## top
module top(input clk, rst, ball_speed, serve_type, angle, bat_size, restart, start, en_color, auto, hard_mode, input[3:0] mode, max_score, input[8:0] adc, output sel, size, output sound, output [9:0] RED, GRN, BLU, output HSYNC, VSYNC, px_clk, blank);
    wire [9:0] x, y, p1_y, p2_y, bx, by;
    reg [9:0] p2_y_ff;
    wire px_data_out;
    wire [29:0] px_data_in;
    wire [4:0] score1, score2;
    wire p1_win, p2_win, turn, start_state, hit, wall, goal;
    wire p2p, p2m, xh, yh;
    wire [1:0] game_mode;
    reg[1:0] mode_in, score_in;
    wire [9:0] ap2_y, pp2_y;
    assign blank = 1'b1;
    assign size = bat_size;
    assign p2_y = p2_y_ff;
    always @(posedge clk) begin
        if(auto) p2_y_ff <= ap2_y;
        else p2_y_ff <= pp2_y;
    end
    always @(posedge clk or posedge rst) begin
        if(rst) begin
            mode_in <= 2'b00;
            score_in <= 2'b00;
        end else begin
        if(mode[0]) mode_in <= 2'b00;
        if(mode[1]) mode_in <= 2'b01;
  ...
Size in the first run: roughly 210 flip-flops, roughly 0.047 mm2 of cells after synthesis.
==> flow/config.mk <==
export PLATFORM = sky130hd
export DESIGN_NAME = top
export DESIGN_NICKNAME = top
export VERILOG_FILES = /design/flow/design.v
export SDC_FILE = /design/flow/constraint.sdc
export NUM_CORES = 4
export LEC_CHECK = 0
export ABC_AREA = 1
export CAP_MARGIN = 0
export CORE_MARGIN = 2
export CORE_UTILIZATION = 67
export CTS_CLUSTER_DIAMETER = 209
export SETUP_SLACK_MARGIN = -0.41
export SLEW_MARGIN = 15
export TNS_END_PERCENT = 35
==> flow/constraint.sdc <==
create_clock -name core_clock -period 5.43 [get_ports {clk}]
set_input_delay 1.0860 -clock core_clock [delete_from_list [all_inputs] [get_ports {clk}]]
set_output_delay 1.0860 -clock core_clock [all_outputs]
set_load 0.01 [all_outputs]
run.sh (not shown) runs the stock make flow with config.mk's settings and CLKGATE_MAP_FILE=.
The starting point reached the layout checks and failed them: setup timing.
Then changed:
- CAP_MARGIN: 0 -> 20
- CORE_UTILIZATION: 67 -> 40
- CTS_CLUSTER_DIAMETER: 209 -> not set
- PLACE_DENSITY: not set -> 0.6
- SETUP_SLACK_MARGIN: -0.41 -> not set
- SLEW_MARGIN: 15 -> 20
- TNS_END_PERCENT: 35 -> not set
- clock period: 5.43 -> 10.0 ns (I/O delays scaled with it)
This time the run went through all stages and came out clean.
Routed wire length is lower by about 9%.
Total power came out lower by 46%.
First-iteration DRC count drops by about 40%.
Sequential power drops by 44%.
Design area came out lower by about 16%.
Setup slack is better by 2.8 ns.
Final cell count came out lower by 6.6%.

========
Starting RTL as in the previous note.
==> flow/design.v (excerpt) <==
module top(input clk, rst, ball_speed, serve_type, angle, bat_size, restart, start, en_color, auto, hard_mode, input[3:0] mode, max_score, input[8:0] adc, output sel, size, output sound, output [9:0] RED, GRN, BLU, output HSYNC, VSYNC, px_clk, blank);
    wire [9:0] x, y, p1_y, p2_y, bx, by;
    reg [9:0] p2_y_ff;
    wire px_data_out;
    wire [29:0] px_data_in;
    wire [4:0] score1, score2;
    wire p1_win, p2_win, turn, start_state, hit, wall, goal;
    wire p2p, p2m, xh, yh;
    wire [1:0] game_mode;
    reg[1:0] mode_in, score_in;
    wire [9:0] ap2_y, pp2_y;
    assign blank = 1'b1;
    assign size = bat_size;
    assign p2_y = p2_y_ff;
    always @(posedge clk) begin
        if(auto) p2_y_ff <= ap2_y;
        else p2_y_ff <= pp2_y;
    end
    always @(posedge clk or posedge rst) begin
        if(rst) begin
            mode_in <= 2'b00;
            score_in <= 2'b00;
        end else begin
        if(mode[0]) mode_in <= 2'b00;
        if(mode[1]) mode_in <= 2'b01;
        if(mode[2]) mode_in <= 2'b10;
        if(mode[3]) mode_in <= 2'b11;
        if(max_score[0]) score_in <= 2'b00;
        if(max_score[1]) score_in <= 2'b01;
        if(max_score[2]) score_in <= 2'b10;
        if(max_score[3]) score_in <= 2'b11;
        end
    end
    paddle_controller pctrl(clk, rst, p2p, p2m, bat_size, ap2_y);
  ...
Settings: LEC_CHECK=0, ABC_AREA=1, CAP_MARGIN=30, CORE_MARGIN=2, CORE_UTILIZATION=72, CTS_CLUSTER_SIZE=71, PLACE_DENSITY_LB_ADDON=0.06, SETUP_SLACK_MARGIN=0.74, SLEW_MARGIN=10, TNS_END_PERCENT=35; clock period 2.5 ns.
The starting point died in detailed placement (3_5_place_dp) (DPL-0033).
Change:
CAP_MARGIN = 25   (was 30)
CORE_UTILIZATION = 37   (was 72)
CTS_CLUSTER_SIZE = unset   (was 71)
PLACE_DENSITY_LB_ADDON = unset   (was 0.06)
SETUP_SLACK_MARGIN = 1.06   (was 0.74)
SLEW_MARGIN = 0   (was 10)
clock period = 5.56 ns   (was 2.5 ns; I/O delays follow)
After rerunning:
- The new run completed and failed the layout checks on setup timing
- synthesized cell count stays the same
- synthesized area is unchanged
- die area rose by 93%
Change:
CAP_MARGIN = 35   (was 25)
CELL_PAD_IN_SITES_DETAIL_PLACEMENT = 0   (was unset)
CELL_PAD_IN_SITES_GLOBAL_PLACEMENT = 2   (was unset)
CORE_ASPECT_RATIO = 0.65   (was unset)
CORE_MARGIN = 7   (was 2)
GPL_ROUTABILITY_DRIVEN = 1   (was unset)
GPL_TIMING_DRIVEN = 0   (was unset)
PLACE_DENSITY = 0.77   (was unset)
SETUP_SLACK_MARGIN = 1.15   (was 1.06)
SLEW_MARGIN = 20   (was 0)
Effect: The changed run completed and failed the layout checks on setup timing; core utilization drops by 6.9 points; power decreases by 4.4%; sequential power hardly moves; clock power decreases by about 9%; flip-flop count stays the same; register-to-register slack is worse by 0.90 ns.

========
Starting RTL as in the previous note.
clock: 7.07 ns
lec_check: 0
abc_area: 0
cap_margin: 20
core_aspect_ratio: 0.9
core_margin: 2
core_utilization: 56
cts_cluster_size: 27
gpl_timing_driven: 1
hold_slack_margin: -0.01
max_routing_layer: met5
place_density_lb_addon: 0.02
setup_slack_margin: 2.0
slew_margin: 35
tns_end_percent: 25
Edit:
==> flow/config.mk (replaced) <==
export PLATFORM = sky130hd
export DESIGN_NAME = top
export DESIGN_NICKNAME = top
export VERILOG_FILES = /design/flow/design.v
export SDC_FILE = /design/flow/constraint.sdc
export NUM_CORES = 4
export LEC_CHECK = 0
export CAP_MARGIN = 20
export CORE_MARGIN = 2
export CORE_UTILIZATION = 68
export CTS_CLUSTER_SIZE = 34
export SLEW_MARGIN = 20
==> flow/constraint.sdc (replaced) <==
create_clock -name core_clock -period 5.18 [get_ports {clk}]
set_input_delay 1.0360 -clock core_clock [delete_from_list [all_inputs] [get_ports {clk}]]
set_output_delay 1.0360 -clock core_clock [all_outputs]
set_load 0.01 [all_outputs]
The changed run reached the layout checks and failed them: setup timing; synthesized cell count does not change; die area goes down by 17%; setup slack loses 2200 ps; utilization goes up by 17 points; global-route usage goes up by 7.6 points.
Edit:
--- a/flow/config.mk
+++ b/flow/config.mk
@@ -7,6 +7,8 @@
 export LEC_CHECK = 0
+export ABC_AREA = 1
 export CAP_MARGIN = 20
 export CORE_MARGIN = 2
-export CORE_UTILIZATION = 68
-export CTS_CLUSTER_SIZE = 34
+export CORE_UTILIZATION = 61
+export CTS_CLUSTER_SIZE = 98
+export PLACE_DENSITY = 0.6
 export SLEW_MARGIN = 20
==> flow/constraint.sdc (replaced) <==
create_clock -name core_clock -period 14.0 [get_ports {clk}]
set_input_delay 2.8000 -clock core_clock [delete_from_list [all_inputs] [get_ports {clk}]]
set_output_delay 2.8000 -clock core_clock [all_outputs]
set_load 0.01 [all_outputs]
What happened: This time the run went through all stages and came out clean. Core utilization went down by 18 points. Area after synthesis went down by 8.0%. Worst setup slack improved by 6200 ps. Hold slack got worse by 19 ps. Total power went down by 65%. First-iteration DRC count went down by 47%. Clock power went down by 64%. Global-route usage went down by 11 points.
Edit:
--- a/flow/config.mk
+++ b/flow/config.mk
@@ -10,5 +10,5 @@
 export CORE_MARGIN = 2
-export CORE_UTILIZATION = 61
-export CTS_CLUSTER_SIZE = 98
-export PLACE_DENSITY = 0.6
+export CORE_UTILIZATION = 72
+export PLACE_DENSITY = 0.39
+export SETUP_SLACK_MARGIN = 1.86
 export SLEW_MARGIN = 20
==> flow/constraint.sdc (replaced) <==
create_clock -name core_clock -period 8.68 [get_ports {clk}]
set_input_delay 1.7360 -clock core_clock [delete_from_list [all_inputs] [get_ports {clk}]]
set_output_delay 1.7360 -clock core_clock [all_outputs]
set_load 0.01 [all_outputs]
The new run completed without violations.
Non-clock buffer count came out higher by 141.
Wire length came out higher by about 10%.
Via count came out higher by about 9%.
Core utilization climbs by 16 points.
First-iteration DRC count climbs by 59%.
Maximum frequency is higher by about 25%.
Setup slack loses 3700 ps.
Sequential power grows by 63%.
Global-route usage goes up by 9.6 points.
Clock power went up by about 54%.
Edit:
--- a/flow/config.mk
+++ b/flow/config.mk
@@ -11,4 +11,5 @@
 export CORE_UTILIZATION = 72
-export PLACE_DENSITY = 0.39
-export SETUP_SLACK_MARGIN = 1.86
+export CTS_CLUSTER_SIZE = 100
+export PLACE_DENSITY = 0.6
 export SLEW_MARGIN = 20
+export TNS_END_PERCENT = 10
==> flow/constraint.sdc (replaced) <==
create_clock -name core_clock -period 4.95 [get_ports {clk}]
set_input_delay 0.9900 -clock core_clock [delete_from_list [all_inputs] [get_ports {clk}]]
set_output_delay 0.9900 -clock core_clock [all_outputs]
set_load 0.01 [all_outputs]
Result: Now the flow stopped in global routing (5_1_grt); die size does not change; synthesized cell count is unchanged; synthesized area does not change.
Edit:
--- a/flow/config.mk
+++ b/flow/config.mk
@@ -10,6 +10,4 @@
 export CORE_MARGIN = 2
-export CORE_UTILIZATION = 72
-export CTS_CLUSTER_SIZE = 100
+export CORE_UTILIZATION = 40
 export PLACE_DENSITY = 0.6
 export SLEW_MARGIN = 20
-export TNS_END_PERCENT = 10
==> flow/constraint.sdc (replaced) <==
create_clock -name core_clock -period 7.34 [get_ports {clk}]
set_input_delay 1.4680 -clock core_clock [delete_from_list [all_inputs] [get_ports {clk}]]
set_output_delay 1.4680 -clock core_clock [all_outputs]
set_load 0.01 [all_outputs]
Outcome: This time the run produced a clean layout. Die size came out higher by 79%. Area after synthesis stays the same. Synthesized cell count is unchanged.
Power and IR drop assume default switching activity.
